==> 10-06: inputs <==
==> flow/design.v <==
module FAdd(
    input rst,
    input clk,
    input  [31:0]               a,
    input  [31:0]               b,
    output reg [31:0]           c,
    output reg [2:0]           state
);
    parameter NAN = 32'b01111111100000000000000000000001;  
    parameter ZERO = 32'b0;  
    wire a_s = a[31];
    wire b_s = b[31];
    wire [7:0] a_e = a[30:23];
    wire [7:0] b_e = b[30:23];
    wire [22:0] a_m = a[22:0];
    wire [22:0] b_m = b[22:0];
    wire a_e_max = a_e == 8'b11111111;
    wire b_e_max = b_e == 8'b11111111;
    wire a_e_min = a_e == 8'b0;
    wire b_e_min = b_e == 8'b0;
    wire a_m_min = a_m == 23'b0;
    wire b_m_min = b_m == 23'b0;
    wire a_inf = a_e_max & a_m_min;
    wire b_inf = b_e_max & b_m_min;
    wire a_nan = a_e_max & ~a_m_min;
    wire b_nan = b_e_max & ~b_m_min;
    wire a_zero = a_e_min & a_m_min;
    wire b_zero = b_e_min & b_m_min;
    wire a_denorm = a_e_min & ~a_m_min;
    wire b_denorm = b_e_min & ~b_m_min;
    wire inverse = (a_s ^ b_s) & (a_e == b_e) & (a_m == b_m);
    wire special_case = a_nan | b_nan | a_inf | b_inf | a_zero | b_zero | inverse;
    wire [31:0] special_output = (a_nan | b_nan) ? NAN :
    a_inf ? ((b_inf & (a_s ^ b_s)) ? NAN : a) :
    b_inf ? b :
    a_zero ? ((b_zero & (a_s ^ b_s) ? ZERO : b)) :
    b_zero ? a :
    inverse ? ZERO : 32'hffffffff;
    reg a_sign;
    reg b_sign;
    reg [26:0] a_add;
    reg [26:0] b_add;
    reg [7:0] a_exp;
    reg [7:0] b_exp;
    parameter READ = 3'd0,
    ALIGN = 3'd1,
    ADD = 3'd2,
    NORM = 3'd3,
    DENORM = 3'd4,
    ROUND = 3'd5,
    PACK = 3'd6,
    OUTPUT = 3'd7;
    reg c_sign;
    reg[27:0] c_add;
    reg[7:0] c_exp;
always @(posedge clk) begin
if (!rst) begin
    state <= READ;
end
else begin
case (state)
READ: begin
    a_sign <= a_s;
    b_sign <= b_s;
    a_add <= {~a_denorm, a_m, 3'b0};
    b_add <= {~b_denorm, b_m, 3'b0};
    a_exp <= a_denorm ? 8'b1 : a_e;
    b_exp <= b_denorm ? 8'b1 : b_e;
    c <= special_output;
    state <= special_case ? OUTPUT : ALIGN;
end
ALIGN: begin
    if (a_exp > b_exp) begin
        b_exp <= b_exp + 1;
        b_add <= b_add >> 1;
        b_add[0] <= b_add[0] | b_add[1];  
    end else if (a_exp < b_exp) begin
        a_exp <= a_exp + 1;
        a_add <= a_add >> 1;
        a_add[0] <= a_add[0] | a_add[1];
    end else begin
        state <= ADD;
    end
end
ADD: begin
    c_exp <= a_exp;
    if (a_sign == b_sign) begin
        c_add <= a_add + b_add;
        c_sign <= a_sign;
    end else if (a_add > b_add) begin
        c_add <= a_add - b_add;
        c_sign <= a_sign;
    end else begin
        c_add <= b_add - a_add;
        c_sign <= b_sign;
    end
    state <= NORM;
end
NORM: begin
    if (c_add[27]) begin  
        c_exp <= c_exp + 1;
        c_add <= c_add >> 1;
        c_add[0] <= c_add[0] | c_add[1];
    end else if (~c_add[26] & c_exp != 8'b0) begin  
        c_exp <= c_exp - 1;
        c_add <= c_add << 1;
    end else begin
        state <= DENORM;
    end
end
DENORM: begin
    if (c_exp == 8'b0) begin  
        c_exp <= c_exp + 1;
        c_add <= c_add >> 1;
        c_add[0] <= c_add[0] | c_add[1];
    end
    state <= ROUND;
end
ROUND: begin
    if (c_add[2] & (c_add[1] | c_add[0] | c_add[3])) begin
        c_add <= c_add + 4'b1000;
    end
    state <= PACK;
end
PACK: begin
    c[31] <= c_sign;
    c[22:0] <= c_add[25:3];
    if (c_exp == 8'b11111111) begin  
        c[30:0] <= {8'b11111111, 23'b0};
    end else if (c_add[27]) begin  
        c[30:23] <= c_exp + 1;
    end else if (~c_add[26]) begin  
        c[30:23] <= c_exp - 1;
    end else begin
        c[30:23] <= c_exp;
    end
    state <= OUTPUT;
end
OUTPUT: begin
end
endcase
end
end
endmodule
==> flow/run.sh <==
#!/bin/bash
# the make line also repeats each setting of config.mk as NAME=value (left out here)
make -C /OpenROAD-flow-scripts/flow DESIGN_CONFIG=/design/flow/config.mk WORK_HOME=/design/flow/orfs CLKGATE_MAP_FILE= finish
==> flow/config.mk <==
export PLATFORM = sky130hd
export DESIGN_NAME = FAdd
export DESIGN_NICKNAME = FAdd
export VERILOG_FILES = /design/flow/design.v
export SDC_FILE = /design/flow/constraint.sdc
export NUM_CORES = 4
export LEC_CHECK = 0
export ABC_AREA = 1
export CAP_MARGIN = 20
export CORE_ASPECT_RATIO = 0.5
export CORE_MARGIN = 2
export CORE_UTILIZATION = 72
export CTS_CLUSTER_DIAMETER = 394
export CTS_CLUSTER_SIZE = 98
export PLACE_DENSITY = 0.47
export SETUP_SLACK_MARGIN = 0.42
export SLEW_MARGIN = 20
export TNS_END_PERCENT = 5
==> flow/constraint.sdc <==
create_clock -name core_clock -period 1.97 [get_ports {clk}]
set_input_delay 0.3940 -clock core_clock [delete_from_list [all_inputs] [get_ports {clk}]]
set_output_delay 0.3940 -clock core_clock [all_outputs]
set_load 0.01 [all_outputs]
==> 02-10: changes against 10-06 <==
- ABC_AREA: 1 -> default
- CORE_ASPECT_RATIO: 0.5 -> default
- CORE_UTILIZATION: 72 -> 38
- CTS_CLUSTER_DIAMETER: 394 -> default
- CTS_CLUSTER_SIZE: 98 -> default
- PLACE_DENSITY: 0.47 -> default
- SETUP_SLACK_MARGIN: 0.42 -> default
- TNS_END_PERCENT: 5 -> default
==> flow/constraint.sdc (replaced) <==
create_clock -name core_clock -period 5.36 [get_ports {clk}]
set_input_delay 1.0720 -clock core_clock [delete_from_list [all_inputs] [get_ports {clk}]]
set_output_delay 1.0720 -clock core_clock [all_outputs]
set_load 0.01 [all_outputs]
==> 08-17: changes against 10-06 <==
- ABC_AREA: 1 -> default
- CORE_ASPECT_RATIO: 0.5 -> default
- CORE_UTILIZATION: 72 -> 66
- CTS_CLUSTER_DIAMETER: 394 -> 384
- CTS_CLUSTER_SIZE: 98 -> 100
- PLACE_DENSITY: 0.47 -> default
- SETUP_SLACK_MARGIN: 0.42 -> default
- TNS_END_PERCENT: 5 -> default
==> flow/constraint.sdc (replaced) <==
create_clock -name core_clock -period 7.16 [get_ports {clk}]
set_input_delay 1.4320 -clock core_clock [delete_from_list [all_inputs] [get_ports {clk}]]
set_output_delay 1.4320 -clock core_clock [all_outputs]
set_load 0.01 [all_outputs]
==> 09-21: changes against 10-06 <==
- CAP_MARGIN: 20 -> 40
- CORE_ASPECT_RATIO: 0.5 -> 0.7
- CTS_CLUSTER_DIAMETER: 394 -> 350
- CTS_CLUSTER_SIZE: 98 -> 96
- PLACE_DENSITY: 0.47 -> 0.37
- SETUP_SLACK_MARGIN: 0.42 -> default
- TNS_END_PERCENT: 5 -> default
==> flow/constraint.sdc (replaced) <==
create_clock -name core_clock -period 3.06 [get_ports {clk}]
set_input_delay 0.6120 -clock core_clock [delete_from_list [all_inputs] [get_ports {clk}]]
set_output_delay 0.6120 -clock core_clock [all_outputs]
set_load 0.01 [all_outputs]
==> changes_impl.md <==
### Metrics

- Status: failed layout checks
- Violated checks: negative setup slack
- HPWL Detailed: 48.5 mm
- AND/OR/NAND/NOR Cells, Area Fraction: 36.0%
- Mux frac, synth: 0%
- Routability cong.: 1.17
- Cells after DPL: 2930
- Syn_nets: 2679
- Area share, top type: 27.1%
- # rows: 45
- Fa+ha+maj area frac: 8.07%
- Setup ws final: -0.0448 ns
- Setup Viol. Count Final: 4
- Xor/xnor share: 3.69%
[end of results for 09-21]
==> changes_impl.md <==
### Metrics

- Fa+ha+maj area frac: 9.67%
- AND/OR/NAND/NOR Cells, Area Fraction: 18.4%
- Setup Viol. Count Final: 0
- Flop count: 144
- Mux frac, synth: 1.81%
- Status: timing/DRC/antenna clean
- # rows: 51
- Area share, top type: 32.5%
- Cells after DPL: 1830
- Xor/xnor share: 6.18%
- Syn_nets: 1707
- HPWL Detailed: 34.8 mm
- Routability cong.: 1.05
- Setup ws final: 2.28 ns
- Pre-CTS setup slack: 2.10 ns
[end of results for 08-17]
==> changes_impl.md <==
### Implementation results

- Stopped at: clock tree synthesis
- Area share, top type: 27.1%
- IO Pins: 101
- HPWL Detailed: 60.2 mm
- Status: did not finish
- Routability cong.: 1.14
- AND/OR/NAND/NOR Cells, Area Fraction: 36.0%
- Mux frac, synth: 0%
- Syn_nets: 2679
- Registers, synthesis: 144
- Tool error: [ERROR DPL-0038] Utilization greater than 100%, impossible to legalize
- # rows: 38
- Fa+ha+maj area frac: 8.07%
- Xor/xnor share: 3.69%
- Top comb family, area: simple AND/OR/NAND/NOR gates
- Total core area: 21500 sq um
- Yosys aoi share: 11.6%
- Cells after DPL: 3332
[end of results for 10-06]
==> changes_impl.md <==
### Metrics

- WP buf/inv: 1
- Routability cong.: 0.997
- Setup ws final: 1.22 ns
- Fillers: 3351
- Cells after DPL: 2019
- Fa+ha+maj area frac: 9.67%
- Setup Viol. Count Final: 0
- Mux frac, synth: 1.81%
- AND/OR/NAND/NOR Cells, Area Fraction: 18.4%
- HPWL Detailed: 38.0 mm
- Area share, top type: 32.5%
- Antenna diodes: 0
- Status: timing/DRC/antenna clean
- # rows: 67
- Crit-path slowest cell: a21boi_0
- Syn_nets: 1707
[end of results for 02-10]
